<file path="design/flow/run.sh">
#!/bin/bash
# the make line also repeats each setting of config.mk as NAME=value (left out here)
make -C /OpenROAD-flow-scripts/flow DESIGN_CONFIG=/design/flow/config.mk WORK_HOME=/design/flow/orfs CLKGATE_MAP_FILE= finish
</file>
<file path="design/flow/config.mk">
export PLATFORM = sky130hd
export DESIGN_NAME = Benes_8p
export DESIGN_NICKNAME = Benes_8p
export VERILOG_FILES = /design/flow/design.v
export SDC_FILE = /design/flow/constraint.sdc
export NUM_CORES = 4
export LEC_CHECK = 0
export CAP_MARGIN = 20
export CORE_MARGIN = 2
export CORE_UTILIZATION = 40
export CTS_CLUSTER_DIAMETER = 245
export GPL_ROUTABILITY_DRIVEN = 0
export MAX_ROUTING_LAYER = met4
export SLEW_MARGIN = 20
</file>
<file path="design/flow/constraint.sdc">
create_clock -name core_clock -period 2.5 [get_ports {clk}]
set_input_delay 0.5000 -clock core_clock [delete_from_list [all_inputs] [get_ports {clk}]]
set_output_delay 0.5000 -clock core_clock [all_outputs]
set_load 0.01 [all_outputs]
</file>
<file path="design/flow/design.v">
module MN_Serials (
    input wire [2:0] mp0, mp1, mp2, mp3, mp4, mp5, mp6, mp7,
    output wire [2:0]  mn0, mn1, mn2, mn3, mn4, mn5, mn6, mn7
);
    wire [2:0] mp [0:7];
    reg [2:0] mn [0:7];
    assign mp[0] = mp0;
    assign mp[1] = mp1;
    assign mp[2] = mp2;
    assign mp[3] = mp3;
    assign mp[4] = mp4;
    assign mp[5] = mp5;
    assign mp[6] = mp6;
    assign mp[7] = mp7;
    assign mn0 = mn[0];
    assign mn1 = mn[1];
    assign mn2 = mn[2];
    assign mn3 = mn[3];
    assign mn4 = mn[4];
    assign mn5 = mn[5];
    assign mn6 = mn[6];
    assign mn7 = mn[7];
    integer i;
    always @(*) begin
        for (i=0; i<8; i=i+1) begin
            mn[i] = 3'd0;
        end
        for (i=0; i<8; i=i+1) begin
            mn[mp[i]] = i;
        end
    end
endmodule
module NB_Series (
    input wire [2:0] mp0, mp1, mp2, mp3, mp4, mp5, mp6, mp7,mn0, mn1, mn2, mn3, mn4, mn5, mn6, mn7,
    output wire [2:0]  nb0, nb1, nb2, nb3, nb4, nb5, nb6, nb7
);
    wire [2:0] mp [0:7];
    reg [2:0] nb [0:7];
    wire [2:0] mt [0:7];
    wire [2:0] mn [0:7];
    assign mp[0] = mp0;
    assign mp[1] = mp1;
    assign mp[2] = mp2;
    assign mp[3] = mp3;
    assign mp[4] = mp4;
    assign mp[5] = mp5;
    assign mp[6] = mp6;
    assign mp[7] = mp7;
    assign mn[0] = mn0;
    assign mn[1] = mn1;
    assign mn[2] = mn2;
    assign mn[3] = mn3;
    assign mn[4] = mn4;
    assign mn[5] = mn5;
    assign mn[6] = mn6;
    assign mn[7] = mn7;
    assign nb0 = nb[0];
    assign nb1 = nb[1];
    assign nb2 = nb[2];
    assign nb3 = nb[3];
    assign nb4 = nb[4];
    assign nb5 = nb[5];
    assign nb6 = nb[6];
    assign nb7 = nb[7];
    assign mt[0] = 3'd1;
    assign mt[1] = 3'd0;
    assign mt[2] = 3'd3;
    assign mt[3] = 3'd2;
    assign mt[4] = 3'd5;
    assign mt[5] = 3'd4;
    assign mt[6] = 3'd7;
    assign mt[7] = 3'd6;
    integer i;
    always @(*) begin
        for (i=0; i<8; i=i+1) begin
            nb[i] = mn[mt[mp[i]]];
        end
    end
endmodule
`timescale 1ns / 1ps
module Priority_4_Encoder(input wire [3:0] in1, output wire [1:0] value);
    wire [1:0] data_2;
    assign value[1] = &(in1[1:0]);
    assign value[0] = data_2[0];
    assign data_2 = value[1] ? in1[3:2] : in1[1:0];
endmodule
module decoder2to4 (
    input [1:0] in,      
    output reg [3:0] out  
);
always @(*) begin
    out = 4'b0000;  
    case (in)
        2'b00: out[0] = 1;
        2'b01: out[1] = 1;
        2'b10: out[2] = 1;
        2'b11: out[3] = 1;
        default: out = 4'b0000;  
    endcase
end
endmodule
module benes_4(
    input [1:0] in0,
    input [1:0] in1,
    input [1:0] in2,
    input [1:0] in3,
    output reg state_0_0,
    output reg state_0_1,
    output reg state_0_2,
    output reg state_1_0,
    output reg state_1_1,
    output reg state_1_2
);
always @(*) begin
    case({in0, in1, in2, in3})
        {2'd0, 2'd1, 2'd2, 2'd3}: begin
            state_0_0 = 1'b1;
            state_0_1 = 1'b1;
            state_0_2 = 1'b1;
            state_1_0 = 1'b1;
            state_1_1 = 1'b1;
            state_1_2 = 1'b1;
        end
        {2'd0, 2'd1, 2'd3, 2'd2}: begin
            state_0_0 = 1'b1;
            state_0_1 = 1'b1;
            state_0_2 = 1'b1;
            state_1_0 = 1'b1;
            state_1_1 = 1'b1;
            state_1_2 = 1'b0;
        end
        {2'd0, 2'd2, 2'd1, 2'd3}: begin
            state_0_0 = 1'b1;
            state_0_1 = 1'b1;
            state_0_2 = 1'b1;
            state_1_0 = 1'b0;
            state_1_1 = 1'b0;
            state_1_2 = 1'b0;
        end
        {2'd0, 2'd2, 2'd3, 2'd1}: begin
            state_0_0 = 1'b1;
            state_0_1 = 1'b1;
            state_0_2 = 1'b1;
            state_1_0 = 1'b1;
            state_1_1 = 1'b0;
            state_1_2 = 1'b0;
        end
        {2'd0, 2'd3, 2'd1, 2'd2}: begin
            state_0_0 = 1'b1;
            state_0_1 = 1'b1;
            state_0_2 = 1'b1;
            state_1_0 = 1'b0;
            state_1_1 = 1'b0;
            state_1_2 = 1'b1;
        end
        {2'd0, 2'd3, 2'd2, 2'd1}: begin
            state_0_0 = 1'b1;
            state_0_1 = 1'b1;
            state_0_2 = 1'b1;
            state_1_0 = 1'b1;
            state_1_1 = 1'b0;
            state_1_2 = 1'b1;
        end
        {2'd1, 2'd0, 2'd2, 2'd3}: begin
            state_0_0 = 1'b1;
            state_0_1 = 1'b1;
            state_0_2 = 1'b0;
            state_1_0 = 1'b1;
            state_1_1 = 1'b1;
            state_1_2 = 1'b1;
        end
        {2'd1, 2'd0, 2'd3, 2'd2}: begin
            state_0_0 = 1'b1;
            state_0_1 = 1'b1;
            state_0_2 = 1'b0;
            state_1_0 = 1'b1;
            state_1_1 = 1'b1;
            state_1_2 = 1'b0;
        end
        {2'd1, 2'd2, 2'd0, 2'd3}: begin
            state_0_0 = 1'b1;
            state_0_1 = 1'b1;
            state_0_2 = 1'b0;
            state_1_0 = 1'b0;
            state_1_1 = 1'b0;
            state_1_2 = 1'b0;
        end
        {2'd1, 2'd2, 2'd3, 2'd0}: begin
            state_0_0 = 1'b1;
            state_0_1 = 1'b1;
            state_0_2 = 1'b0;
            state_1_0 = 1'b1;
            state_1_1 = 1'b0;
            state_1_2 = 1'b0;
        end
        {2'd1, 2'd3, 2'd0, 2'd2}: begin
            state_0_0 = 1'b1;
            state_0_1 = 1'b1;
            state_0_2 = 1'b0;
            state_1_0 = 1'b0;
            state_1_1 = 1'b0;
            state_1_2 = 1'b1;
        end
        {2'd1, 2'd3, 2'd2, 2'd0}: begin
            state_0_0 = 1'b1;
            state_0_1 = 1'b1;
            state_0_2 = 1'b0;
            state_1_0 = 1'b1;
            state_1_1 = 1'b0;
            state_1_2 = 1'b1;
        end
        {2'd2, 2'd0, 2'd1, 2'd3}: begin
            state_0_0 = 1'b1;
            state_0_1 = 1'b0;
            state_0_2 = 1'b0;
            state_1_0 = 1'b1;
            state_1_1 = 1'b1;
            state_1_2 = 1'b1;
        end
        {2'd2, 2'd0, 2'd3, 2'd1}: begin
            state_0_0 = 1'b1;
            state_0_1 = 1'b0;
            state_0_2 = 1'b0;
            state_1_0 = 1'b0;
            state_1_1 = 1'b1;
            state_1_2 = 1'b1;
        end
        {2'd2, 2'd1, 2'd0, 2'd3}: begin
            state_0_0 = 1'b1;
            state_0_1 = 1'b0;
            state_0_2 = 1'b1;
            state_1_0 = 1'b1;
            state_1_1 = 1'b1;
            state_1_2 = 1'b1;
        end
        {2'd2, 2'd1, 2'd3, 2'd0}: begin
            state_0_0 = 1'b1;
            state_0_1 = 1'b0;
            state_0_2 = 1'b1;
            state_1_0 = 1'b0;
            state_1_1 = 1'b1;
            state_1_2 = 1'b1;
        end
        {2'd2, 2'd3, 2'd0, 2'd1}: begin
            state_0_0 = 1'b1;
            state_0_1 = 1'b0;
            state_0_2 = 1'b1;
            state_1_0 = 1'b1;
            state_1_1 = 1'b0;
            state_1_2 = 1'b1;
        end
        {2'd2, 2'd3, 2'd1, 2'd0}: begin
            state_0_0 = 1'b1;
            state_0_1 = 1'b0;
            state_0_2 = 1'b0;
            state_1_0 = 1'b1;
            state_1_1 = 1'b0;
            state_1_2 = 1'b1;
        end
        {2'd3, 2'd0, 2'd1, 2'd2}: begin
            state_0_0 = 1'b1;
            state_0_1 = 1'b0;
            state_0_2 = 1'b0;
            state_1_0 = 1'b1;
            state_1_1 = 1'b1;
            state_1_2 = 1'b0;
        end
        {2'd3, 2'd0, 2'd2, 2'd1}: begin
            state_0_0 = 1'b1;
            state_0_1 = 1'b0;
            state_0_2 = 1'b0;
            state_1_0 = 1'b0;
            state_1_1 = 1'b1;
            state_1_2 = 1'b0;
        end
        {2'd3, 2'd1, 2'd0, 2'd2}: begin
            state_0_0 = 1'b1;
            state_0_1 = 1'b0;
            state_0_2 = 1'b1;
            state_1_0 = 1'b1;
            state_1_1 = 1'b1;
            state_1_2 = 1'b0;
        end
        {2'd3, 2'd1, 2'd2, 2'd0}: begin
            state_0_0 = 1'b1;
            state_0_1 = 1'b0;
            state_0_2 = 1'b1;
            state_1_0 = 1'b0;
            state_1_1 = 1'b1;
            state_1_2 = 1'b0;
        end
        {2'd3, 2'd2, 2'd0, 2'd1}: begin
            state_0_0 = 1'b1;
            state_0_1 = 1'b0;
            state_0_2 = 1'b1;
            state_1_0 = 1'b1;
            state_1_1 = 1'b0;
            state_1_2 = 1'b0;
        end
        {2'd3, 2'd2, 2'd1, 2'd0}: begin
            state_0_0 = 1'b1;
            state_0_1 = 1'b0;
            state_0_2 = 1'b0;
            state_1_0 = 1'b1;
            state_1_1 = 1'b0;
            state_1_2 = 1'b0;
        end
        default: begin
            state_0_0 = 1'b0;
            state_0_1 = 1'b0;
            state_0_2 = 1'b0;
            state_1_0 = 1'b0;
            state_1_1 = 1'b0;
            state_1_2 = 1'b0;
        end
    endcase
end
endmodule
module Benes_8p (input wire [2:0] mp0, mp1, mp2, mp3, mp4, mp5, mp6, mp7,
    input clk,
    output reg [19:0] state
);
    wire [2:0] nb0, nb1, nb2, nb3, nb4, nb5, nb6, nb7;
    wire [2:0]  mn0, mn1, mn2, mn3, mn4, mn5, mn6, mn7;
    MN_Serials m1(.mp0(mp0),
    .mp1(mp1),
    .mp2(mp2),
    .mp3(mp3),
    .mp4(mp4),
    .mp5(mp5),
    .mp6(mp6),
    .mp7(mp7),
    .mn0(mn0),
    .mn1(mn1),
    .mn2(mn2),
    .mn3(mn3),
    .mn4(mn4),
    .mn5(mn5),
    .mn6(mn6),
    .mn7(mn7)
    );
    NB_Series m2(.mp0(MP_1[0]),
    .mp1(MP_1[1]),
    .mp2(MP_1[2]),
    .mp3(MP_1[3]),
    .mp4(MP_1[4]),
    .mp5(MP_1[5]),
    .mp6(MP_1[6]),
    .mp7(MP_1[7]),
    .mn0(MN_1[0]),
    .mn1(MN_1[1]),
    .mn2(MN_1[2]),
    .mn3(MN_1[3]),
    .mn4(MN_1[4]),
    .mn5(MN_1[5]),
    .mn6(MN_1[6]),
    .mn7(MN_1[7]),
    .nb0(nb0),
    .nb1(nb1),
    .nb2(nb2),
    .nb3(nb3),
    .nb4(nb4),
    .nb5(nb5),
    .nb6(nb6),
    .nb7(nb7)
    );
    wire [2:0] mp [0:7];
    integer i, j, m;
    reg [2:0] MP_1 [0:7];
    reg [2:0] MN_1 [0:7];
    reg [2:0] MP_2 [0:7];
    reg [2:0] NB_2 [0:7];
    reg [3:0] CI_2;
    reg [2:0] MP_3 [0:7];
    reg [2:0] NB_3 [0:7];
    reg [3:0] CI_3;
    wire [2:0] P_NEXT_3_W;
    reg [2:0] P_NEXT_3;
    reg [3:0] COVER_TBL_3;
    assign P_NEXT_3_W = (NB_2[1] == 3'b000) ? 3'b010 : NB_2[1];
    wire [3:0] MASK_3_2, MASK_3;
    wire [1:0] MIN_PORT_3_W; 
    assign MASK_3_2 = 4'b0001;
    decoder2to4 d3(.in(P_NEXT_3_W[2:1]),
    .out(MASK_3)
    );
    Priority_4_Encoder p3(.in1(COVER_TBL_3),
    .value(MIN_PORT_3_W)
    );
    reg [2:0] MP_4 [0:7];
    reg [2:0] NB_4 [0:7];
    reg [3:0] CI_4;
    wire [2:0] P_NEXT_4_W, P_NEXT_4_W1;
    reg [2:0] P_NEXT_4;
    reg [3:0] COVER_TBL_4;
    assign P_NEXT_4_W = NB_3[{P_NEXT_3[2:1], ~P_NEXT_3[0]}];
    assign P_NEXT_4_W1 = (COVER_TBL_3[P_NEXT_4_W[2:1]] == 0) ? P_NEXT_4_W: {MIN_PORT_3_W,1'b0} ;
    wire [3:0] MASK_4;
    wire [1:0] MIN_PORT_4_W;
    decoder2to4 d4(.in(P_NEXT_4_W1[2:1]),
    .out(MASK_4)
    );
    Priority_4_Encoder p4(.in1(COVER_TBL_4),
    .value(MIN_PORT_4_W)
    );
    reg [2:0] P_NEXT_5;
    reg [3:0] CI_5;
    reg [2:0] MP_5 [0:7];
    wire [2:0] P_NEXT_5_W, P_NEXT_5_W1;
    assign P_NEXT_5_W = NB_4[{P_NEXT_4[2:1], ~P_NEXT_4[0]}];
    assign P_NEXT_5_W1 = (COVER_TBL_4[P_NEXT_5_W[2:1]] == 0) ? P_NEXT_5_W: {MIN_PORT_4_W,1'b0} ;
    wire [3:0] MASK_5;
    decoder2to4 d5(.in(P_NEXT_5_W1[2:1]),
    .out(MASK_5)
    );
    reg [7:0] CO;
    reg [3:0] CI_6;
    reg [1:0] ump [0:3];
    reg [1:0] dmp [0:3];
    wire state_0_0, state_0_1, state_0_2, state_1_0, state_1_1, state_1_2;
    wire state_0_0d, state_0_1d, state_0_2d, state_1_0d, state_1_1d, state_1_2d;
    benes_4 B6_U(.in0(ump[0]),
        .in1(ump[1]),
        .in2(ump[2]),
        .in3(ump[3]),
        .state_0_0(state_0_0),
        .state_0_1(state_0_1),
        .state_0_2(state_0_2),
        .state_1_0(state_1_0),
        .state_1_1(state_1_1),
        .state_1_2(state_1_2)
    );
    benes_4 B6_D(.in0(dmp[0]),
        .in1(dmp[1]),
        .in2(dmp[2]),
        .in3(dmp[3]),
        .state_0_0(state_0_0d),
        .state_0_1(state_0_1d),
        .state_0_2(state_0_2d),
        .state_1_0(state_1_0d),
        .state_1_1(state_1_1d),
        .state_1_2(state_1_2d)
    );
    always@(posedge clk)begin
        MN_1[0] <= mn0;
        MN_1[1] <= mn1;
        MN_1[2] <= mn2;
        MN_1[3] <= mn3;
        MN_1[4] <= mn4;
        MN_1[5] <= mn5;
        MN_1[6] <= mn6;
        MN_1[7] <= mn7;
        MP_1[0] <= mp0;
        MP_1[1] <= mp1;
        MP_1[2] <= mp2;
        MP_1[3] <= mp3;
        MP_1[4] <= mp4;
        MP_1[5] <= mp5;
        MP_1[6] <= mp6;
        MP_1[7] <= mp7;
        NB_2[0] <= nb0;
        NB_2[1] <= nb1;
        NB_2[2] <= nb2;
        NB_2[3] <= nb3;
        NB_2[4] <= nb4;
        NB_2[5] <= nb5;
        NB_2[6] <= nb6;
        NB_2[7] <= nb7;
        MP_2[0] <= MP_1[0];
        MP_2[1] <= MP_1[1];
        MP_2[2] <= MP_1[2];
        MP_2[3] <= MP_1[3];
        MP_2[4] <= MP_1[4];
        MP_2[5] <= MP_1[5];
        MP_2[6] <= MP_1[6];
        MP_2[7] <= MP_1[7];
        CI_2[0] <= 1'b1;
        CI_2[1] <= 1'b0;
        CI_2[2] <= 1'b0;
        CI_2[3] <= 1'b0;
        P_NEXT_3 <= P_NEXT_3_W; 
        CI_3 <= CI_2 | (MASK_3 & {4{~P_NEXT_3_W[0]}});
        MP_3[0] <= MP_2[0];
        MP_3[1] <= MP_2[1];
        MP_3[2] <= MP_2[2];
        MP_3[3] <= MP_2[3];
        MP_3[4] <= MP_2[4];
        MP_3[5] <= MP_2[5];
        MP_3[6] <= MP_2[6];
        MP_3[7] <= MP_2[7];
        NB_3[0] <= NB_2[0];
        NB_3[1] <= NB_2[1];
        NB_3[2] <= NB_2[2];
        NB_3[3] <= NB_2[3];
        NB_3[4] <= NB_2[4];
        NB_3[5] <= NB_2[5];
        NB_3[6] <= NB_2[6];
        NB_3[7] <= NB_2[7];
        COVER_TBL_3 <= MASK_3 | MASK_3_2;
        P_NEXT_4 <= P_NEXT_4_W1; 
        CI_4 <= CI_3 | (MASK_4 & {4{~P_NEXT_4_W1[0]}});
        MP_4[0] <= MP_3[0];
        MP_4[1] <= MP_3[1];
        MP_4[2] <= MP_3[2];
        MP_4[3] <= MP_3[3];
        MP_4[4] <= MP_3[4];
        MP_4[5] <= MP_3[5];
        MP_4[6] <= MP_3[6];
        MP_4[7] <= MP_3[7];
        NB_4[0] <= NB_3[0];
        NB_4[1] <= NB_3[1];
        NB_4[2] <= NB_3[2];
        NB_4[3] <= NB_3[3];
        NB_4[4] <= NB_3[4];
        NB_4[5] <= NB_3[5];
        NB_4[6] <= NB_3[6];
        NB_4[7] <= NB_3[7];
        COVER_TBL_4 <= MASK_4 | COVER_TBL_3;
        MP_5[0] <= MP_4[0];
        MP_5[1] <= MP_4[1];
        MP_5[2] <= MP_4[2];
        MP_5[3] <= MP_4[3];
        MP_5[4] <= MP_4[4];
        MP_5[5] <= MP_4[5];
        MP_5[6] <= MP_4[6];
        MP_5[7] <= MP_4[7];
        P_NEXT_5 <= P_NEXT_5_W1; 
        CI_5 <= CI_4 | (MASK_5 & {4{~P_NEXT_5_W1[0]}});
        for (i=0; i<8; i=i+1) begin
            CO[MP_5[i]] <= CI_5[i[2:1]] ^ i[0] ;
        end
        for (j=0; j<4; j=j+1) begin
            ump[j] <= (CI_5[j]== 1'b1) ? MP_5[2*j][2:1] : MP_5[2*j+1][2:1];
            dmp[j] <= (CI_5[j]== 1'b1) ? MP_5[2*j+1][2:1] : MP_5[2*j][2:1];
        end
        CI_6 <= CI_5;
        for (m=0; m<4; m=m+1) begin
            state[5*m] <= CI_6[m];
            state[5*m+4] <= CO[2*m];
        end
        state[1] <= state_0_0;
        state[2] <= state_0_1;
        state[3] <= state_0_2;
        state[6] <= state_1_0;
        state[7] <= state_1_1;
        state[8] <= state_1_2;
        state[11] <= state_0_0d;
        state[12] <= state_0_1d;
        state[13] <= state_0_2d;
        state[16] <= state_1_0d;
        state[17] <= state_1_1d;
        state[18] <= state_1_2d;
    end
endmodule
</file>
==> results of run 1 <==
## cell type report
type                    count  share of cell area [%]
flip-flops and latches    279                    44.1
clock buffers              33                    5.92
repair buffers             50                    3.81
inverters                  50                    1.48
multi-input cells         734                    39.4
well taps                 341                    3.37
clock inverters            19                    1.87
## per-layer routing
| metal | part of all wire, % | track usage [%] |
|---|---|---|
| met5 | 0 | - |
| met4 | 1.7 | 4.76 |
| met3 | 5.5 | 2.49 |
| met2 | 48 | 30.5 |
| met1 | 45 | 22.5 |
## metrics by stage
step                      hold slack [ns]  setup slack (ns)  total power [mW]  cells
final                               0.316             0.314              12.7   1506
after global routing                0.326            0.0280              13.4   1506
after CTS                           0.317             0.295              12.8   1506
after detailed placement            0.312             0.310              8.43   1454
after global placement              0.310             0.360              8.41   1454
after floorplan                     0.310             0.511              7.55   1127
==> results.yml, run 1 <==
# generated from flow reports
floorplan:
  rows: 60
  pin_count: 45
  die_h_um: 170
  die_area_mm2: 0.0289
  fp.dieW_um: 170
  fp_util_pct: 40.8
  core_mm2: 0.0270
synthesis:
  ys_seq_share_pct: 50.6
  yosys_area_mm2: 0.0110
  mux_share_pct: 8.65
  yosysWarningCount: 29
  yosysCellCount: 1127
  synth_area_mm2: 0.0110
  edf_count: 0
  async_flop_share_pct: 0
  simple_gate_share_pct: 18.8
  adder_share_pct: 1.25
  most_common_cell: "dfxtp_1"
  top_cells_by_area: "dfxtp_1 (51%), mux4_2 (4.7%), a21oi_1 (2.8%)"
  compound_area_share_pct: 15.7
  synth-seq-cells: 279
  synth_top_area_share_pct: 50.6
  postSynthCellCount: 1127
  xor_area_share_pct: 0.874
  synthDistinctLibCells: 73
  synth_top_cell_by_area: "dfxtp_1"
  logic_family: "simple AND/OR/NAND/NOR gates"
  synthFlopType: "dfxtp_1"
  top_cells_by_count: "dfxtp_1 (279), nand2_1 (80), nor2_1 (63)"
  fp_nets: 1163
  avgSynthCellArea_um2: 9.79
flow_run:
  maxCapViolations: 0
  warnings: 29
final_layout:
  stdcell_area_mm2: 0.0127
  area_growth_pct: 14.8
  fillers: 2499
  fin_nets: 1179
  final-comb-area_mm2: 0.00500
  flop_area_mm2: 0.00559
  utilization_pct: 46.9
setup_path:
  path_class: "flip-flop to flip-flop"
  cp_slowest_stage_delay_ns: 0.37
  worstSetupStartpoint: "MP_5[3][1]"
  reg2regPathDepth: 8
  r2r_end: "CO[0]"
  endpoint_kind: "flip-flop"
  r2r_start: "MP_5[3][1]"
  crit_buf_inv: 1
  critPathSlowestCell: "dfxtp_1"
  arrival_ns: 2.61
  critical-path-top-delay-family: "simple AND/OR/NAND/NOR gates"
  worstPathCellList: "inv_1 > ha_1 > nor4_1 > nand2_1 > and3_1 > a211o_1 > a221oi_1 > o221ai_1"
  r2r_slack_ns: 0.31
  cp_data_required_time_ns: 2.92
  cp.depth: 8
  endpoint: "CO[0]"
  start_kind: "flip-flop"
  cp_max_fo: 5
clock_network:
  post-cts-setup-buffers: 0
  cts_tree: "yes"
  root_buffer: "clkbuf_16"
  cts.htree.levels: 1
  clock_path_buffers: 3
  cts_resized: 0
  ctsHoldBuffers: 0
  insertion_delay_ns: 0.55
  clkTransAtPathRegs_ns: 0.06
  cts_buffers: 28
  cts_sinks: 279
sta:
  tightest_slew_ns: 0.647
  finalCritPeriodShare_pct: 87.4
  slew_headroom_pct: 56.8
  fin_setup_tns_ns: 0
  hold_violations: 0
  fin_worst_skew_ns: 0.0234
  setup_viol: 0
  layout_min_cycle_time_ns: 2.19
  achievable-frequency_mhz: 458
  rsz0062_at_grt: "false"
  finalMaxSlewViolations: 0
pwr:
  p_switching_mw: 3.78
  powerClk_mw: 4.36
  leakagePower_nw: 4.97
  p_sw_share_pct: 29.8
  combinationalPower_mw: 2.35
  power.largest_group: "registers"
  powerDensity_mw_per_mm2: 1000
  internal_power_mw: 8.92
  clock_power_share_pct: 34.3
  pg_seq_mw: 5.99
  seqPwrFrac_pct: 47.2
  vdd_ir_drop_max_v: 0.000446
  comb_power_share_pct: 18.5
min_path:
  holdPathStages: 0
  holdPathEnd: "MP_3[5][2]"
  hp-start: "MP_2[5][2]"
  worstHoldPathType: "flip-flop to flip-flop"
drt:
  num_vias: 8275
  drt-initial-drc-count: 715
  wl_per_cell_um: 16.9
  ant_nets: 0
  wl_um: 25400
  drc: 0
  viasPerCell: 5.49
  diodes: 0
  dr.pass1.iters: 5
grt:
  grt_overflow_total: 0
  grt_pass1_wl_um: 40200
  grt_pass1_vias: 7638
  grt_usage_pct: 18.0
  grt_max_degree: 18
  antenna_found_initial: 0
placement:
  dp_hpwl_um: 17900
  portBuffers: 43
  dpl_cell_area_mm2: 0.0117
outcome:
  status: "complete, no violations"
==> run 2, diff against run 1 <==
Settings changed: CELL_PAD_IN_SITES_DETAIL_PLACEMENT from default to 1, CORE_ASPECT_RATIO from default to 0.61, CORE_MARGIN 2 to 7, CORE_UTILIZATION 40 to 48, CTS_CLUSTER_DIAMETER 245 to default, CTS_CLUSTER_SIZE from default to 14, GPL_TIMING_DRIVEN from default to 1, MAX_ROUTING_LAYER met4 to default, PLACE_DENSITY_LB_ADDON from default to 0.28, SLEW_MARGIN 20 to 40.
Clock period 2.5 ns to 1.4 ns, I/O delays scaled along.
==> run 2 against run 1 <==
Net effect:
- now fails the layout checks on negative setup slack
- fmax decreased by 9.7%
- cell area grew 33%
- sequential power increased by 85%
- critical path depth down 2
- count of clock-buffer cells in the layout down 2
- non-clock buffer count increased by 319
- area after synthesis unchanged
- clock skew grew 0.0049 ns
- first-iteration DRC count increased to 3.1 times the previous value
- clock power rose by about 80%
- utilization is 28 points higher
- sequential share of layout area shrank 9.9 points
==> results.yml, run 2 <==
# generated from flow reports
synthesis:
  adder_share_pct: 1.25
  synth-seq-cells: 279
  synth_top_cell_by_area: "dfxtp_1"
  top_cells_by_count: "dfxtp_1 (279), nand2_1 (80), nor2_1 (63)"
  synth_area_mm2: 0.0110
  ys_seq_share_pct: 50.6
  yosys_area_mm2: 0.0110
  compound_area_share_pct: 15.7
  async_flop_share_pct: 0
  fp_nets: 1163
  edf_count: 0
  yosysWarningCount: 29
  postSynthCellCount: 1127
  most_common_cell: "dfxtp_1"
  logic_family: "simple AND/OR/NAND/NOR gates"
  top_cells_by_area: "dfxtp_1 (51%), mux4_2 (4.7%), a21oi_1 (2.8%)"
  yosysCellCount: 1127
  mux_share_pct: 8.65
  synthFlopType: "dfxtp_1"
  simple_gate_share_pct: 18.8
  avgSynthCellArea_um2: 9.79
  synthDistinctLibCells: 73
  xor_area_share_pct: 0.874
  synth_top_area_share_pct: 50.6
pwr:
  p_switching_mw: 12.6
  comb_power_share_pct: 38.9
  power.largest_group: "combinational cells"
  internal_power_mw: 18.4
  seqPwrFrac_pct: 35.8
  combinationalPower_mw: 12.1
  p_sw_share_pct: 40.6
  vdd_ir_drop_max_v: 0.00173
  powerClk_mw: 7.86
  leakagePower_nw: 7.03
  powerDensity_mw_per_mm2: 1840
  pg_seq_mw: 11.1
  clock_power_share_pct: 25.3
final_layout:
  flop_area_mm2: 0.00576
  layout.cells.non_filler: 1794
  final-comb-area_mm2: 0.00652
  fin_nets: 1496
  area_growth_pct: 52.7
  utilization_pct: 74.4
  fillers: 2234
min_path:
  hp-start: "mp7[0]"
  worstHoldPathType: "primary input to flip-flop"
  holdPathEnd: "MP_1[7][0]"
  holdPathStages: 2
setup_path:
  r2r_slack_ns: -1.02
  critical-path-top-delay-family: "multiplexers"
  worstPathCellList: "nand2b_1 > mux4_2 > a21o_4 > buf_6 > and2b_2 > mux2i_1"
  cp.depth: 6
  worstSetupStartpoint: "NB_3[5][1]"
  path_class: "flip-flop to flip-flop"
  cp_data_required_time_ns: 1.88
  start_kind: "flip-flop"
  cp_max_fo: 5
  r2r_end: "CI_4[3]"
  cp_slowest_stage_delay_ns: 0.65
  arrival_ns: 2.90
  crit_buf_inv: 1
  critPathSlowestCell: "dfxtp_1"
  r2r_start: "NB_3[5][1]"
  reg2regPathDepth: 6
  endpoint_kind: "flip-flop"
  endpoint: "CI_4[3]"
grt:
  grt_pass1_wl_um: 87300
  antenna_found_initial: 16
  grt_usage_pct: 41.4
  grt_max_degree: 16
  grt_overflow_total: 0
  grt_pass1_vias: 13000
sta:
  achievable-frequency_mhz: 413
  tightest_slew_ns: 1.14
  fin_worst_skew_ns: 0.0283
  layout_min_cycle_time_ns: 2.42
  rsz0062_at_grt: "true"
  setup_slack_ns: -1.02
  setup_viol: 66
  finalCritPeriodShare_pct: 173
  hold_violations: 0
  finalMaxSlewViolations: 0
  slew_headroom_pct: 23.0
placement:
  dp_hpwl_um: 30500
  dp.cells: 1681
  portBuffers: 43
floorplan:
  rows: 43
  fp.dieW_um: 208
  die_h_um: 132
  pin_count: 45
  fp_util_pct: 48.7
  core_mm2: 0.0227
  die_area_mm2: 0.0275
flow_run:
  maxCapViolations: 0
  warnings: 32
clock_network:
  cts_sinks: 279
  root_buffer: "clkbuf_16"
  cts_buffers: 26
  clock_path_buffers: 3
  cts.htree.levels: 1
  cts_tree: "yes"
  insertion_delay_ns: 0.59
  clkTransAtPathRegs_ns: 0.09
drt:
  drc: 0
  dr.pass1.iters: 7
  wl_um: 74400
  drt-initial-drc-count: 2221
  wl_per_cell_um: 41.5
  viasPerCell: 7.58
  ant_nets: 0
  num_vias: 13600
outcome:
  status: "finished with violations"
  so_faults: "negative setup slack"
==> run 2: cell type report <==
cell class | instances | area share, %
Sequential cell | 279 | 34.2
Clock buffer | 31 | 4.03
Multi-Input combinational cell | 734 | 38.7
Inverter | 50 | 1.19
Timing Repair Buffer | 369 | 18.8
Tap cell | 315 | 2.34
Antenna cell | 5 | 0.0743
Clock inverter | 11 | 0.728
==> run 2: through the flow <==
step | power [mW] | TNS (ns) | worst slack [ns] | hold WS [ns] | area (um2)
after floorplan | 13.8 | -3.95 | -0.423 | 0.308 | 11300
after global placement | 17.0 | -15.12 | -0.495 | 0.310 | 13800
after detailed placement | 17.7 | -22.68 | -0.674 | 0.313 | 13800
after CTS | 26.7 | -9.07 | -0.521 | 0.160 | 15700
after global routing | 30.9 | -22.66 | -0.922 | 0.0636 | 16800
final | 31.0 | -24.27 | -1.02 | 0.0730 | 16800
==> run 2: routing by layer <==
layer / vias up / global-route usage, % / wire length, um
met1: 6402 / 48.5 / 24700
li1: 4739 / - / -
met5: - / 0 / 209
met2: 1688 / 65.3 / 30200
met4: 24 / 25.1 / 8000
met3: 748 / 14.2 / 11300
==> run 2: what timing repair did <==
action / CTS / global route
hold buffers: 0 / 1
setup endpoints to repair: 70 / 77
buffers inserted: 32 / 36
hold endpoints to repair: 0 / 1
pin swaps: 70 / 84
cloned: 0 / 1
resized: 299 / 236
==> run 3, diff against run 2 <==
Settings changed: CELL_PAD_IN_SITES_DETAIL_PLACEMENT 1 to default, CORE_ASPECT_RATIO 0.61 to default, CORE_MARGIN 7 to 2, CORE_UTILIZATION 48 to 72, CTS_CLUSTER_DIAMETER from default to 28, CTS_CLUSTER_SIZE 14 to 31, GPL_ROUTABILITY_DRIVEN 0 to default, GPL_TIMING_DRIVEN 1 to default, PLACE_DENSITY_LB_ADDON 0.28 to 0.25, SETUP_SLACK_MARGIN from default to 0.51, SLEW_MARGIN 40 to 20.
Clock period 1.4 ns to 1.83 ns, I/O delays scaled along.
==> run 3 against run 2 <==
Net effect:
- the flow now stops in clock tree synthesis (4_1_cts)
- area after synthesis stayed put
- synthesized cell count stayed put
- die area is 41% lower
==> results.yml, run 3 <==
# flow metrics
placement:
  globalplace.congestion: 0.954
  portBuffers: 43
  dp_hpwl_um: 20000
  dp.cells: 1379
  dpl_cell_area_mm2: 0.0123
synthesis:
  async_flop_share_pct: 0
  edf_count: 0
  adder_share_pct: 1.25
  avgSynthCellArea_um2: 9.79
  yosysWarningCount: 29
  synth-seq-cells: 279
  synth_top_cell_by_area: "dfxtp_1"
  postSynthCellCount: 1127
  simple_gate_share_pct: 18.8
  synthDistinctLibCells: 73
  synth_top_area_share_pct: 50.6
  mux_share_pct: 8.65
  synth_area_mm2: 0.0110
  yosys_area_mm2: 0.0110
  top_cells_by_count: "dfxtp_1 (279), nand2_1 (80), nor2_1 (63)"
  logic_family: "simple AND/OR/NAND/NOR gates"
  compound_area_share_pct: 15.7
  ys_seq_share_pct: 50.6
  synthFlopType: "dfxtp_1"
  top_cells_by_area: "dfxtp_1 (51%), mux4_2 (4.7%), a21oi_1 (2.8%)"
  fp_nets: 1163
  xor_area_share_pct: 0.874
  yosysCellCount: 1127
  most_common_cell: "dfxtp_1"
floorplan:
  rows: 45
  fp.dieW_um: 128
  fp_util_pct: 73.1
  pin_count: 45
  die_area_mm2: 0.0163
  die_h_um: 128
  core_mm2: 0.0151
outcome:
  lastStage: "clock tree synthesis (4_1_cts)"
  error_line: "[ERROR DPL-0033] detailed placement checks failed during check placement."
  status: "did not finish"
## run 3: stage by stage
| step | setup slack (ns) | setup TNS, ns | utilization [%] |
|---|---|---|---|
| after floorplan | 0.00660 | 0 | - |
| after global placement | -0.0614 | -0.149 | 81.5 |
| after detailed placement | -0.167 | -1.47 | 81.5 |
==> run 4, diff against run 3 <==
Settings changed: CORE_UTILIZATION 72 to 66, CTS_CLUSTER_DIAMETER 28 to default, CTS_CLUSTER_SIZE 31 to default, PLACE_DENSITY_LB_ADDON 0.25 to default, SETUP_SLACK_MARGIN 0.51 to 0.52.
Clock period 1.83 ns to 1.79 ns, I/O delays scaled along.
==> run 4 against run 3 <==
Net effect:
- die area is 8.8% higher
- area after synthesis stayed put
- synthesized cell count stayed put
- now fails the layout checks on negative setup slack
==> results.yml, run 4 <==
# generated from flow reports
synthesis:
  synth-seq-cells: 279
  top_cells_by_count: "dfxtp_1 (279), nand2_1 (80), nor2_1 (63)"
  ys_seq_share_pct: 50.6
  adder_share_pct: 1.25
  compound_area_share_pct: 15.7
  mux_share_pct: 8.65
  synth_top_area_share_pct: 50.6
  synth_top_cell_by_area: "dfxtp_1"
  synth_area_mm2: 0.0110
  simple_gate_share_pct: 18.8
  xor_area_share_pct: 0.874
  synthFlopType: "dfxtp_1"
  postSynthCellCount: 1127
  synthDistinctLibCells: 73
  async_flop_share_pct: 0
  avgSynthCellArea_um2: 9.79
  yosysCellCount: 1127
  yosys_area_mm2: 0.0110
  logic_family: "simple AND/OR/NAND/NOR gates"
  top_cells_by_area: "dfxtp_1 (51%), mux4_2 (4.7%), a21oi_1 (2.8%)"
  fp_nets: 1163
  yosysWarningCount: 29
  most_common_cell: "dfxtp_1"
  edf_count: 0
clock_network:
  cts_buffers: 27
  clkTransAtPathRegs_ns: 0.09
  cts_sinks: 279
  root_buffer: "clkbuf_16"
  cts.htree.levels: 1
  clock_path_buffers: 3
  insertion_delay_ns: 0.57
  cts_tree: "yes"
setup_path:
  r2r_start: "MP_5[5][1]"
  worstSetupStartpoint: "MP_5[5][1]"
  path_class: "flip-flop to flip-flop"
  cp_max_fo: 3
  arrival_ns: 3.04
  start_kind: "flip-flop"
  r2r_end: "CO[4]"
  cp.depth: 8
  critPathSlowestCell: "a221oi_1"
  critical-path-top-delay-family: "AND-OR/OR-AND gates"
  worstPathCellList: "inv_1 > ha_1 > nor3b_1 > a21oi_1 > nor3_1 > nor2_1 > a221oi_1 > o221ai_1"
  endpoint: "CO[4]"
  reg2regPathDepth: 8
  crit_buf_inv: 1
  endpoint_kind: "flip-flop"
  r2r_slack_ns: -0.85
  cp_slowest_stage_delay_ns: 0.59
  cp_data_required_time_ns: 2.19
min_path:
  holdPathEnd: "MP_1[6][2]"
  holdPathStages: 2
  worstHoldPathType: "primary input to flip-flop"
  hp-start: "mp6[2]"
pwr:
  pg_seq_mw: 8.69
  comb_power_share_pct: 30.8
  combinationalPower_mw: 6.68
  p_switching_mw: 7.99
  clock_power_share_pct: 29.0
  internal_power_mw: 13.7
  powerDensity_mw_per_mm2: 1390
  powerClk_mw: 6.29
  power.largest_group: "registers"
  leakagePower_nw: 6.50
  p_sw_share_pct: 36.9
  vdd_ir_drop_max_v: 0.00116
  power.total_mw: 21.6
  seqPwrFrac_pct: 40.1
flow_run:
  maxCapViolations: 0
  warnings: 35
grt:
  antenna_found_initial: 7
  grt_usage_pct: 40.2
  grt_pass1_vias: 10300
  grt_pass1_wl_um: 55800
  grt_overflow_total: 0
  grt_max_degree: 16
drt:
  wl_per_cell_um: 33.7
  viasPerCell: 7.88
  drc: 0
  num_vias: 12500
  dr.pass1.iters: 13
  wl_um: 53600
  ant_nets: 0
  drt-initial-drc-count: 2550
placement:
  globalplace.congestion: 0.920
  dp_hpwl_um: 20100
  portBuffers: 43
  dp.cells: 1432
  place_ws_ns: -0.205
floorplan:
  rows: 47
  die_h_um: 133
  fp_util_pct: 67.0
  die_area_mm2: 0.0178
  core_mm2: 0.0165
  fp.dieW_um: 133
  pin_count: 45
final_layout:
  layout.cells.non_filler: 1590
  fin_nets: 1378
  area_growth_pct: 41.7
sta:
  fin_setup_tns_ns: -4.16
  layout_min_cycle_time_ns: 2.64
  setup_slack_ns: -0.852
  achievable-frequency_mhz: 379
  tightest_slew_ns: 0.918
  fin_worst_skew_ns: 0.0381
  finalCritPeriodShare_pct: 148
  rsz0062_at_grt: "true"
  finalMaxSlewViolations: 0
  setup_viol: 17
  hold_violations: 0
  slew_headroom_pct: 38.2
outcome:
  status: "finished with violations"
  so_faults: "negative setup slack"
-- run 4: layout make-up --
type | instances | area (um2)
clock buffer | 35 | 767
tap | 220 | 275
antenna | 8 | 20.0
timing repair buffer | 250 | 2140
fill | 423 | 843
inverter | 50 | 196
multi-input combinational | 734 | 6290
sequential | 279 | 5790
clock inverter | 14 | 143
-- run 4: through the flow --
step / instance area, um2 / util, % / hold slack [ns]
2_1_floorplan: 11500 / - / 0.310
3_3_place_gp: 12500 / 76.2 / 0.309
3_5_place_dp: 12500 / 76.2 / 0.312
4_1_cts: 14700 / 89.1 / 0.202
5_1_grt: 15600 / 94.8 / 0.0953
6_report: 15600 / 94.9 / 0.118
-- run 4: repair_timing --
action                                  4_1_cts  5_1_grt
hold buffers                                  0        0
buffers inserted                             61       40
endpoints found under the setup margin       85       83
gates resized                               339      159
pin swaps                                    62       53
-- run 4: routing by layer --
layer  vias up  routed length [um]  track usage [%]
met2      1628               22600             72.7
met5         -                 136                0
li1       4515                   -                -
met1      5556               15700             42.8
met4         6                7630             26.2
met3       823                7560             7.65
==> run 5, diff against run 4 <==
Settings changed: CORE_UTILIZATION 66 to 72, CTS_CLUSTER_SIZE from default to 31, SETUP_SLACK_MARGIN 0.52 to 0.51.
Clock period 1.79 ns to 2.24 ns, I/O delays scaled along.
==> run 5 against run 4 <==
Net effect:
- the run now finishes clean
- non-clock buffer count is 161 lower
- utilization is 7.8 points lower
- synthesized cell count stayed put
- global-route usage is 2.1 points lower
- register-to-register slack better by 0.98 ns
- sequential power is 22% lower
- die area is 8.1% lower
- first-iteration DRC count is 50% lower
- power is 32% lower
- critical path type unchanged
- critical endpoint unchanged
- highest routed layer is now met4
==> results.yml, run 5 <==
# generated from flow reports
synthesis:
  synth_top_cell_by_area: "dfxtp_1"
  synthFlopType: "dfxtp_1"
  synth_top_area_share_pct: 50.6
  synth-seq-cells: 279
  most_common_cell: "dfxtp_1"
  compound_area_share_pct: 15.7
  simple_gate_share_pct: 18.8
  xor_area_share_pct: 0.874
  postSynthCellCount: 1127
  ys_seq_share_pct: 50.6
  yosys_area_mm2: 0.0110
  synth_area_mm2: 0.0110
  top_cells_by_count: "dfxtp_1 (279), nand2_1 (80), nor2_1 (63)"
  mux_share_pct: 8.65
  yosysWarningCount: 29
  async_flop_share_pct: 0
  yosysCellCount: 1127
  logic_family: "simple AND/OR/NAND/NOR gates"
  avgSynthCellArea_um2: 9.79
  synthDistinctLibCells: 73
  edf_count: 0
  top_cells_by_area: "dfxtp_1 (51%), mux4_2 (4.7%), a21oi_1 (2.8%)"
  adder_share_pct: 1.25
  fp_nets: 1163
clock_network:
  cts.htree.levels: 1
  clkTransAtPathRegs_ns: 0.06
  ctsHoldBuffers: 0
  cts_tree: "yes"
  cts_buffers: 27
  cts_sinks: 279
  clock_path_buffers: 3
  root_buffer: "clkbuf_16"
  insertion_delay_ns: 0.55
pwr:
  clock_power_share_pct: 30.7
  powerDensity_mw_per_mm2: 1120
  powerClk_mw: 4.52
  power.total_mw: 14.7
  p_switching_mw: 4.84
  seqPwrFrac_pct: 46.3
  p_sw_share_pct: 32.9
  power.largest_group: "registers"
  vdd_ir_drop_max_v: 0.000792
  leakagePower_nw: 5.26
  comb_power_share_pct: 22.9
  combinationalPower_mw: 3.37
  pg_seq_mw: 6.81
  internal_power_mw: 9.86
setup_path:
  endpoint_kind: "flip-flop"
  r2r_start: "MP_5[0][0]"
  critical-path-top-delay-family: "AND-OR/OR-AND gates"
  cp.depth: 8
  endpoint: "CO[4]"
  cp_data_required_time_ns: 2.67
  worstSetupStartpoint: "MP_5[0][0]"
  worstPathCellList: "inv_2 > ha_4 > or3b_4 > a211oi_2 > o22ai_2 > o211ai_1 > a221oi_2 > o221ai_1"
  crit_buf_inv: 1
  start_kind: "flip-flop"
  cp_slowest_stage_delay_ns: 0.40
  r2r_slack_ns: 0.13
  r2r_end: "CO[4]"
  arrival_ns: 2.55
  cp_max_fo: 2
  reg2regPathDepth: 8
  path_class: "flip-flop to flip-flop"
  critPathSlowestCell: "or3b_4"
sta:
  slew_headroom_pct: 56.2
  fin_worst_skew_ns: 0.0300
  achievable-frequency_mhz: 473
  finalCritPeriodShare_pct: 94.4
  hold_violations: 0
  layout_min_cycle_time_ns: 2.11
  tightest_slew_ns: 0.656
  setup_slack_ns: 0.126
  hold_ws_ns: 0.304
  setup_viol: 0
  fin_setup_tns_ns: 0
  rsz0062_at_grt: "true"
  finalMaxSlewViolations: 0
final_layout:
  final-comb-area_mm2: 0.00544
  fillers: 712
  utilization_pct: 87.1
  layout.cells.non_filler: 1388
  flop_area_mm2: 0.00565
  area_growth_pct: 19.2
  stdcell_area_mm2: 0.0131
  fin_nets: 1217
grt:
  grt_max_degree: 18
  antenna_found_initial: 0
  grt_pass1_wl_um: 48600
  grt_overflow_total: 0
  grt_pass1_vias: 8985
  grt_usage_pct: 38.1
floorplan:
  die_h_um: 128
  core_mm2: 0.0151
  die_area_mm2: 0.0163
  fp_util_pct: 73.1
  rows: 45
  pin_count: 45
  fp.dieW_um: 128
min_path:
  holdPathStages: 0
  worstHoldPathType: "flip-flop to flip-flop"
  hp-start: "MP_2[2][1]"
  holdPathEnd: "MP_3[2][1]"
drt:
  dr.pass1.iters: 6
  ant_nets: 0
  drt-initial-drc-count: 1286
  wl_um: 33300
  wl_per_cell_um: 24.0
  viasPerCell: 6.99
  num_vias: 9707
  diodes: 0
  drc: 0
placement:
  dp.cells: 1314
  globalplace.congestion: 0.953
  portBuffers: 43
  dp_hpwl_um: 19000
  place_ws_ns: 0.134
  dpl_cell_area_mm2: 0.0116
outcome:
  status: "complete, no violations"
flow_run:
  warnings: 34
  maxCapViolations: 0
[run 5: metal layers]
metal | track usage, % | vias to the layer above | routed length [um]
met5 | 0 | - | 0
met4 | 22.2 | 0 | 2420
met3 | 6.01 | 208 | 3120
met2 | 65.6 | 730 | 16000
met1 | 45.5 | 4582 | 11700
li1 | - | 4187 | -
[run 5: repair_timing]
action	CTS	global route
gates resized	92	68
setup endpoints to repair	44	28
buffers inserted	19	7
pin swaps	30	28
[run 5: layout make-up]
| type | instances | area share (%) |
|---|---|---|
| Clock inverter | 12 | 0.800 |
| Clock buffer | 36 | 5.78 |
| Multi-Input combinational cell | 734 | 41.4 |
| Timing Repair Buffer | 89 | 5.86 |
| Inverter | 50 | 1.43 |
| Sequential cell | 279 | 43.0 |
| Tap cell | 188 | 1.79 |
==> run 6, diff against run 5 <==
Settings changed: ABC_AREA from default to 1, CORE_ASPECT_RATIO from default to 0.5, CORE_UTILIZATION 72 to 69, CTS_CLUSTER_DIAMETER from default to 351, CTS_CLUSTER_SIZE 31 to 100, PLACE_DENSITY from default to 0.44, SETUP_SLACK_MARGIN 0.51 to 0.46.
Clock period 2.24 ns to 1.73 ns, I/O delays scaled along.
==> run 6 against run 5 <==
Net effect:
- area after synthesis shrank 4.0%
- die area rose by 0.53%
- synthesized cell count rose by 19%
- the run now fails in global routing (5_1_grt)
==> results.yml, run 6 <==
# flow metrics
synthesis:
  synthDistinctLibCells: 48
  yosys_area_mm2: 0.0106
  xor_area_share_pct: 0.579
  top_cells_by_area: "dfxtp_1 (53%), nand2_1 (9.5%), inv_1 (7.2%)"
  fp_nets: 1373
  async_flop_share_pct: 0
  postSynthCellCount: 1337
  logic_family: "simple AND/OR/NAND/NOR gates"
  synth_top_area_share_pct: 52.8
  most_common_cell: "dfxtp_1"
  synth_area_mm2: 0.0106
  mux_share_pct: 0
  compound_area_share_pct: 11.1
  edf_count: 0
  yosysWarningCount: 29
  adder_share_pct: 1.30
  synthFlopType: "dfxtp_1"
  synth-seq-cells: 279
  simple_gate_share_pct: 25.8
  top_cells_by_count: "dfxtp_1 (279), nand2_1 (269), inv_1 (204)"
  avgSynthCellArea_um2: 7.92
  yosysCellCount: 1337
  ys_seq_share_pct: 52.8
  synth_top_cell_by_area: "dfxtp_1"
floorplan:
  fp_util_pct: 71.8
  die_area_mm2: 0.0164
  core_mm2: 0.0147
  rows: 31
  fp.dieW_um: 179
  die_h_um: 91.6
  pin_count: 45
placement:
  portBuffers: 43
  dp_hpwl_um: 22100
  place_ws_ns: -0.0960
  globalplace.congestion: 1.04
  dpl_cell_area_mm2: 0.0116
clock_network:
  cts.htree.levels: 1
  root_buffer: "clkbuf_16"
  cts_buffers: 6
  ctsHoldBuffers: 0
  clock_path_buffers: 3
  cts_sinks: 279
outcome:
  lastStage: "global routing (5_1_grt)"
  error_line: "[ERROR GRT-0232] Routing congestion too high. Check the congestion heatmap in the GUI."
  status: "did not finish"
grt:
  grt_usage_pct: 98.1
  grt_overflow_total: 1282
==> run 6: repair_timing <==
item                       in CTS
setup endpoints to repair      68
pin swaps                      51
buffers inserted               49
gates resized                 300
==> run 6: metrics by stage <==
step | instances | hold slack (ns) | TNS (ns) | power, mW
after global placement | 1595 | 0.310 | -0.0530 | 11.4
after detailed placement | 1595 | 0.312 | -0.359 | 11.7
after floorplan | 1337 | 0.310 | 0 | 10.4
after CTS | 1652 | 0.157 | 0 | 15.0
==> run 6: layer usage <==
layer  track usage [%]  GRT overflow
met2               125           865
met1              88.8            13
met5              42.9             2
met4               118           391
met3              72.7            11
==> run 7, diff against run 6 <==
Settings changed: CORE_ASPECT_RATIO 0.5 to default, CORE_UTILIZATION 69 to 72, CTS_CLUSTER_DIAMETER 351 to 164, CTS_CLUSTER_SIZE 100 to 46, MAX_ROUTING_LAYER from default to met4, PLACE_DENSITY 0.44 to default, PLACE_DENSITY_LB_ADDON from default to 0.29, SETUP_SLACK_MARGIN 0.46 to 0.38.
Clock period 1.73 ns to 1.5 ns, I/O delays scaled along.
==> run 7 against run 6 <==
Net effect:
- the run fails in clock tree synthesis (4_1_cts)
- area after synthesis unchanged
- synthesized cell count unchanged
- die area down 4.4%
==> results.yml, run 7 <==
# flow metrics
synthesis:
  logic_family: "simple AND/OR/NAND/NOR gates"
  synth-seq-cells: 279
  simple_gate_share_pct: 25.8
  postSynthCellCount: 1337
  avgSynthCellArea_um2: 7.92
  fp_nets: 1373
  mux_share_pct: 0
  synth_area_mm2: 0.0106
  synthFlopType: "dfxtp_1"
  yosysCellCount: 1337
  xor_area_share_pct: 0.579
  top_cells_by_count: "dfxtp_1 (279), nand2_1 (269), inv_1 (204)"
  adder_share_pct: 1.30
  ys_seq_share_pct: 52.8
  synth_top_area_share_pct: 52.8
  synthDistinctLibCells: 48
  yosysWarningCount: 29
  top_cells_by_area: "dfxtp_1 (53%), nand2_1 (9.5%), inv_1 (7.2%)"
  edf_count: 0
  compound_area_share_pct: 11.1
  most_common_cell: "dfxtp_1"
  async_flop_share_pct: 0
  synth_top_cell_by_area: "dfxtp_1"
  yosys_area_mm2: 0.0106
outcome:
  error_line: "[ERROR DPL-0033] detailed placement checks failed during check placement."
  lastStage: "clock tree synthesis (4_1_cts)"
  status: "did not finish"
placement:
  dp_hpwl_um: 24100
  globalplace.congestion: 1.07
  place_ws_ns: -0.285
  dpl_cell_area_mm2: 0.0123
  portBuffers: 43
floorplan:
  die_h_um: 125
  pin_count: 45
  core_mm2: 0.0144
  fp_util_pct: 73.4
  fp.dieW_um: 125
  die_area_mm2: 0.0157
  rows: 44
## run 7: metrics by stage
| step | util [%] | std cells | power, mW |
|---|---|---|---|
| global placement | 84.9 | 1662 | 13.8 |
| floorplan | - | 1337 | 12.0 |
| detailed placement | 84.9 | 1662 | 14.2 |
==> run 8, diff against run 7 <==
Settings changed: ABC_AREA 1 to 0, CORE_ASPECT_RATIO from default to 1.39, PLACE_DENSITY from default to 0.65, PLACE_DENSITY_LB_ADDON 0.29 to default.
Clock period 1.5 ns to 1.75 ns, I/O delays scaled along.
==> run 8 against run 7 <==
Net effect:
- the flow stops in global routing (5_1_grt)
- synthesized cell count fell by 16%
- area after synthesis rose by 4.2%
- die area rose by 4.1%
==> results.yml, run 8 <==
# flow metrics
outcome:
  status: "did not finish"
  lastStage: "global routing (5_1_grt)"
  error_line: "[ERROR GRT-0232] Routing congestion too high. Check the congestion heatmap in the GUI."
synthesis:
  top_cells_by_area: "dfxtp_1 (51%), mux4_2 (4.7%), a21oi_1 (2.8%)"
  mux_share_pct: 8.65
  fp_nets: 1163
  avgSynthCellArea_um2: 9.79
  adder_share_pct: 1.25
  synthDistinctLibCells: 73
  synthFlopType: "dfxtp_1"
  top_cells_by_count: "dfxtp_1 (279), nand2_1 (80), nor2_1 (63)"
  logic_family: "simple AND/OR/NAND/NOR gates"
  synth_area_mm2: 0.0110
  compound_area_share_pct: 15.7
  edf_count: 0
  yosysCellCount: 1127
  synth_top_cell_by_area: "dfxtp_1"
  xor_area_share_pct: 0.874
  postSynthCellCount: 1127
  synth-seq-cells: 279
  simple_gate_share_pct: 18.8
  yosys_area_mm2: 0.0110
  async_flop_share_pct: 0
  ys_seq_share_pct: 50.6
  yosysWarningCount: 29
  synth_top_area_share_pct: 50.6
  most_common_cell: "dfxtp_1"
grt:
  grt_usage_pct: 90.7
  grt_overflow_total: 607
floorplan:
  rows: 53
  die_h_um: 150
  fp_util_pct: 73.3
  core_mm2: 0.0151
  fp.dieW_um: 109
  pin_count: 45
  die_area_mm2: 0.0163
clock_network:
  ctsHoldBuffers: 0
  clock_path_buffers: 3
  cts.htree.levels: 1
  cts_buffers: 10
  root_buffer: "clkbuf_16"
  cts_sinks: 279
placement:
  portBuffers: 43
  dpl_cell_area_mm2: 0.0125
  dp.cells: 1422
  globalplace.congestion: 1.05
  dp_hpwl_um: 21400
==> run 8: repair_timing <==
action | in CTS
pin swaps | 62
gates cloned | 1
buffers inserted | 30
setup endpoints to repair | 73
resized | 266
==> run 8: stage by stage <==
stage	setup WS, ns	util [%]
after CTS	-0.239	90.2
after detailed placement	-0.242	83.2
after global placement	-0.149	83.2
after floorplan	-0.0734	-
==> run 8: per-layer routing <==
layer | GRT usage, % | overflow
met5 | - | -
met3 | 64.2 | 8
met2 | 110 | 402
met4 | 102 | 193
met1 | 85.5 | 4
==> run 9, diff against run 8 <==
Settings changed: ABC_AREA 0 to default, CORE_ASPECT_RATIO 1.39 to default, CORE_UTILIZATION 72 to 70, CTS_CLUSTER_DIAMETER 164 to default, CTS_CLUSTER_SIZE 46 to 33, MAX_ROUTING_LAYER met4 to default, PLACE_DENSITY 0.65 to default, SETUP_SLACK_MARGIN 0.38 to 0.6.
Clock period 1.75 ns to 2.5 ns, I/O delays scaled along.
==> run 9 against run 8 <==
Net effect:
- the run now finishes clean
- synthesized cell count did not move
- die area rose by 2.7%
- area after synthesis did not move
==> results.yml, run 9 <==
# generated from flow reports
setup_path:
  cp.depth: 8
  critPathSlowestCell: "or3b_4"
  endpoint: "CO[4]"
  reg2regPathDepth: 8
  cp_max_fo: 5
  r2r_start: "MP_5[0][0]"
  worstSetupStartpoint: "MP_5[0][0]"
  crit_buf_inv: 1
  start_kind: "flip-flop"
  r2r_slack_ns: 0.46
  r2r_end: "CO[4]"
  endpoint_kind: "flip-flop"
  cp_data_required_time_ns: 2.93
  path_class: "flip-flop to flip-flop"
  cp_slowest_stage_delay_ns: 0.39
  critical-path-top-delay-family: "AND-OR/OR-AND gates"
  worstPathCellList: "inv_1 > ha_4 > or3b_4 > a211oi_2 > o22ai_1 > o211ai_1 > a221oi_2 > o221ai_1"
  arrival_ns: 2.47
synthesis:
  logic_family: "simple AND/OR/NAND/NOR gates"
  synthFlopType: "dfxtp_1"
  xor_area_share_pct: 0.874
  fp_nets: 1163
  yosys_area_mm2: 0.0110
  simple_gate_share_pct: 18.8
  synth-seq-cells: 279
  top_cells_by_count: "dfxtp_1 (279), nand2_1 (80), nor2_1 (63)"
  top_cells_by_area: "dfxtp_1 (51%), mux4_2 (4.7%), a21oi_1 (2.8%)"
  yosysCellCount: 1127
  async_flop_share_pct: 0
  yosysWarningCount: 29
  synth_area_mm2: 0.0110
  postSynthCellCount: 1127
  avgSynthCellArea_um2: 9.79
  adder_share_pct: 1.25
  most_common_cell: "dfxtp_1"
  synth_top_area_share_pct: 50.6
  edf_count: 0
  mux_share_pct: 8.65
  synthDistinctLibCells: 73
  ys_seq_share_pct: 50.6
  synth_top_cell_by_area: "dfxtp_1"
  compound_area_share_pct: 15.7
grt:
  grt_overflow_total: 0
  antenna_found_initial: 0
  grt_usage_pct: 35.0
  grt_max_degree: 18
  grt_pass1_vias: 8767
  grt_pass1_wl_um: 45900
sta:
  fin_worst_skew_ns: 0.0224
  rsz0062_at_grt: "true"
  layout_min_cycle_time_ns: 2.04
  achievable-frequency_mhz: 490
  hold_ws_ns: 0.320
  finalCritPeriodShare_pct: 81.6
  finalMaxSlewViolations: 0
  slew_headroom_pct: 54.6
  hold_violations: 0
  tightest_slew_ns: 0.679
  fin_setup_tns_ns: 0
  setup_viol: 0
  setup_slack_ns: 0.461
placement:
  place_ws_ns: 0.321
  dp_hpwl_um: 18700
  globalplace.congestion: 0.914
  portBuffers: 43
drt:
  diodes: 0
  wl_per_cell_um: 21.9
  num_vias: 9272
  wl_um: 30600
  drt-initial-drc-count: 1183
  drc: 0
  dr.pass1.iters: 6
  ant_nets: 0
  viasPerCell: 6.65
flow_run:
  maxCapViolations: 0
  warnings: 33
min_path:
  worstHoldPathType: "flip-flop to flip-flop"
  holdPathStages: 0
  hp-start: "MP_3[4][1]"
  holdPathEnd: "MP_4[4][1]"
floorplan:
  fp.dieW_um: 130
  die_h_um: 130
  core_mm2: 0.0153
  die_area_mm2: 0.0168
  fp_util_pct: 72.0
  rows: 45
  pin_count: 45
outcome:
  status: "complete, no violations"
pwr:
  powerDensity_mw_per_mm2: 1010
  power.largest_group: "registers"
  comb_power_share_pct: 21.0
  vdd_ir_drop_max_v: 0.000736
  pg_seq_mw: 6.09
  combinationalPower_mw: 2.73
  leakagePower_nw: 5.16
  internal_power_mw: 8.94
  p_sw_share_pct: 31.3
  power.total_mw: 13.0
  powerClk_mw: 4.19
  p_switching_mw: 4.08
  clock_power_share_pct: 32.2
  seqPwrFrac_pct: 46.8
clock_network:
  cts.htree.levels: 1
  root_buffer: "clkbuf_16"
  cts_tree: "yes"
  cts_buffers: 27
  clock_path_buffers: 3
  cts_sinks: 279
  clkTransAtPathRegs_ns: 0.07
  insertion_delay_ns: 0.53
final_layout:
  fillers: 816
  fin_nets: 1199
  area_growth_pct: 17.2
  utilization_pct: 84.4
-- run 9: final cells by class --
| cell class | instances | area [um2] | area share (%) |
|---|---|---|---|
| clock buffers | 34 | 742 | 5.74 |
| clock inverters | 15 | 176 | 1.37 |
| inverters | 50 | 188 | 1.45 |
| multi-input cells | 734 | 5250 | 40.6 |
| flip-flops and latches | 279 | 5640 | 43.6 |
| well taps | 211 | 264 | 2.04 |
| repair buffers | 71 | 666 | 5.15 |
-- run 9: repair_timing --
action | 4_1_cts | 5_1_grt
hold buffers | 0 | 0
pin swaps | 14 | 24
resized | 53 | 55
setup endpoints to repair | 19 | 26
setup buffers | 16 | 5
-- run 9: through the flow --
step | instances | area, um2
floorplan | 1127 | 11000
global placement | 1324 | 11500
detailed placement | 1324 | 11500
CTS | 1389 | 12700
global route | 1394 | 12900
finish | 1394 | 12900
-- run 9: per-layer routing --
metal	wire, um	vias up	GRT usage (%)
li1	-	4140	-
met3	2660	158	5.45
met5	0	-	0
met2	15100	631	60.0
met1	11100	4343	43.0
met4	1710	0	17.6
==> run 10, diff against run 9 <==
Settings changed: ABC_AREA from default to 1, CORE_UTILIZATION 70 to 69, CTS_CLUSTER_SIZE 33 to default, SETUP_SLACK_MARGIN 0.6 to default.
Clock period 2.5 ns to 2.03 ns, I/O delays scaled along.
==> run 10 against run 9 <==
Net effect:
- cell count rose by 16%
- critical path depth rose by 3
- area after synthesis fell by 4.0%
- fmax rose by 9.7%
- first-iteration DRC count rose by 0.68%
- critical path type unchanged
- largest cell class unchanged
- highest routed layer unchanged
==> results.yml, run 10 <==
# generated from flow reports
outcome:
  status: "complete, no violations"
synthesis:
  simple_gate_share_pct: 25.8
  synth_top_cell_by_area: "dfxtp_1"
  logic_family: "simple AND/OR/NAND/NOR gates"
  synth_area_mm2: 0.0106
  synthDistinctLibCells: 48
  yosys_area_mm2: 0.0106
  synth-seq-cells: 279
  yosysCellCount: 1337
  fp_nets: 1373
  avgSynthCellArea_um2: 7.92
  synth_top_area_share_pct: 52.8
  postSynthCellCount: 1337
  compound_area_share_pct: 11.1
  ys_seq_share_pct: 52.8
  top_cells_by_area: "dfxtp_1 (53%), nand2_1 (9.5%), inv_1 (7.2%)"
  mux_share_pct: 0
  async_flop_share_pct: 0
  adder_share_pct: 1.30
  top_cells_by_count: "dfxtp_1 (279), nand2_1 (269), inv_1 (204)"
  synthFlopType: "dfxtp_1"
  most_common_cell: "dfxtp_1"
  xor_area_share_pct: 0.579
  yosysWarningCount: 29
  edf_count: 0
pwr:
  seqPwrFrac_pct: 47.0
  clock_power_share_pct: 33.8
  internal_power_mw: 10.3
  power.largest_group: "registers"
  power.total_mw: 14.9
  p_sw_share_pct: 30.6
  leakagePower_nw: 5.69
  powerDensity_mw_per_mm2: 1220
  powerClk_mw: 5.02
  pg_seq_mw: 6.98
  p_switching_mw: 4.54
  combinationalPower_mw: 2.86
  vdd_ir_drop_max_v: 0.000842
  comb_power_share_pct: 19.2
grt:
  grt_usage_pct: 32.6
  grt_pass1_wl_um: 42400
  grt_pass1_vias: 8733
  grt_max_degree: 17
  antenna_found_initial: 1
  grt_overflow_total: 0
setup_path:
  r2r_end: "CI_4[2]"
  worstSetupStartpoint: "P_NEXT_3[2]"
  worstPathCellList: "inv_1 > nand3_1 > nand2_1 > nor2_4 > nand2_1 > o21ai_0 > nand3_1 > nand2_1 > nand2_2 > nand2_1 > nand2_1"
  arrival_ns: 2.27
  start_kind: "flip-flop"
  cp.depth: 11
  critPathSlowestCell: "dfxtp_1"
  critical-path-top-delay-family: "simple AND/OR/NAND/NOR gates"
  reg2regPathDepth: 11
  cp_data_required_time_ns: 2.44
  r2r_slack_ns: 0.17
  path_class: "flip-flop to flip-flop"
  cp_slowest_stage_delay_ns: 0.44
  r2r_start: "P_NEXT_3[2]"
  crit_buf_inv: 1
  endpoint: "CI_4[2]"
  cp_max_fo: 7
  endpoint_kind: "flip-flop"
  critPathMostFrequentCell: "nand2_1"
placement:
  dp.cells: 1563
  portBuffers: 43
  place_ws_ns: 0.106
  globalplace.congestion: 0.953
  dpl_cell_area_mm2: 0.0112
  dp_hpwl_um: 19300
drt:
  viasPerCell: 5.94
  wl_per_cell_um: 16.8
  drt-initial-drc-count: 1191
  drc: 0
  num_vias: 9575
  ant_nets: 0
  dr.pass1.iters: 7
  wl_um: 27000
sta:
  setup_viol: 0
  hold_violations: 0
  achievable-frequency_mhz: 538
  tightest_slew_ns: 0.525
  finalCritPeriodShare_pct: 91.5
  finalMaxSlewViolations: 0
  fin_setup_tns_ns: 0
  setup_slack_ns: 0.172
  hold_ws_ns: 0.320
  fin_worst_skew_ns: 0.0107
  layout_min_cycle_time_ns: 1.86
  slew_headroom_pct: 65.0
  rsz0062_at_grt: "false"
final_layout:
  stdcell_area_mm2: 0.0121
  fin_nets: 1439
  layout.cells.non_filler: 1611
  area_growth_pct: 14.7
  utilization_pct: 80.5
floorplan:
  die_area_mm2: 0.0163
  rows: 45
  fp_util_pct: 70.2
  pin_count: 45
  core_mm2: 0.0151
  fp.dieW_um: 128
  die_h_um: 128
min_path:
  worstHoldPathType: "flip-flop to flip-flop"
  holdPathEnd: "MP_3[0][2]"
  holdPathStages: 0
  hp-start: "MP_2[0][2]"
clock_network:
  ctsHoldBuffers: 0
  clock_path_buffers: 3
  clkTransAtPathRegs_ns: 0.06
  cts.htree.levels: 1
  insertion_delay_ns: 0.53
  cts_sinks: 279
  cts_tree: "yes"
  cts_buffers: 26
  root_buffer: "clkbuf_16"
flow_run:
  warnings: 31
  maxCapViolations: 0
[run 10: cell type report]
type                    instances  area [um2]
diodes                          1        2.50
clock buffers                  34         732
fillers                       984        2940
flip-flops and latches        279        5590
repair buffers                 56         528
clock inverters                13         165
multi-input cells             833        4120
well taps                     188         235
inverters                     207         777
[run 10: timing repair]
item / in CTS / in global routing
endpoints found under the setup margin: 0 / 6
setup buffers: 0 / 0
resized: 0 / 2
[run 10: metal layers]
metal | routed length [um] | GRT usage (%) | part of all wire (%)
met1 | 10700 | 40.7 | 39
met2 | 12300 | 54.9 | 46
met3 | 2700 | 6.18 | 10
met4 | 1310 | 15.4 | 4.9
met5 | 0 | 0 | 0
Power and IR drop assume default switching activity.
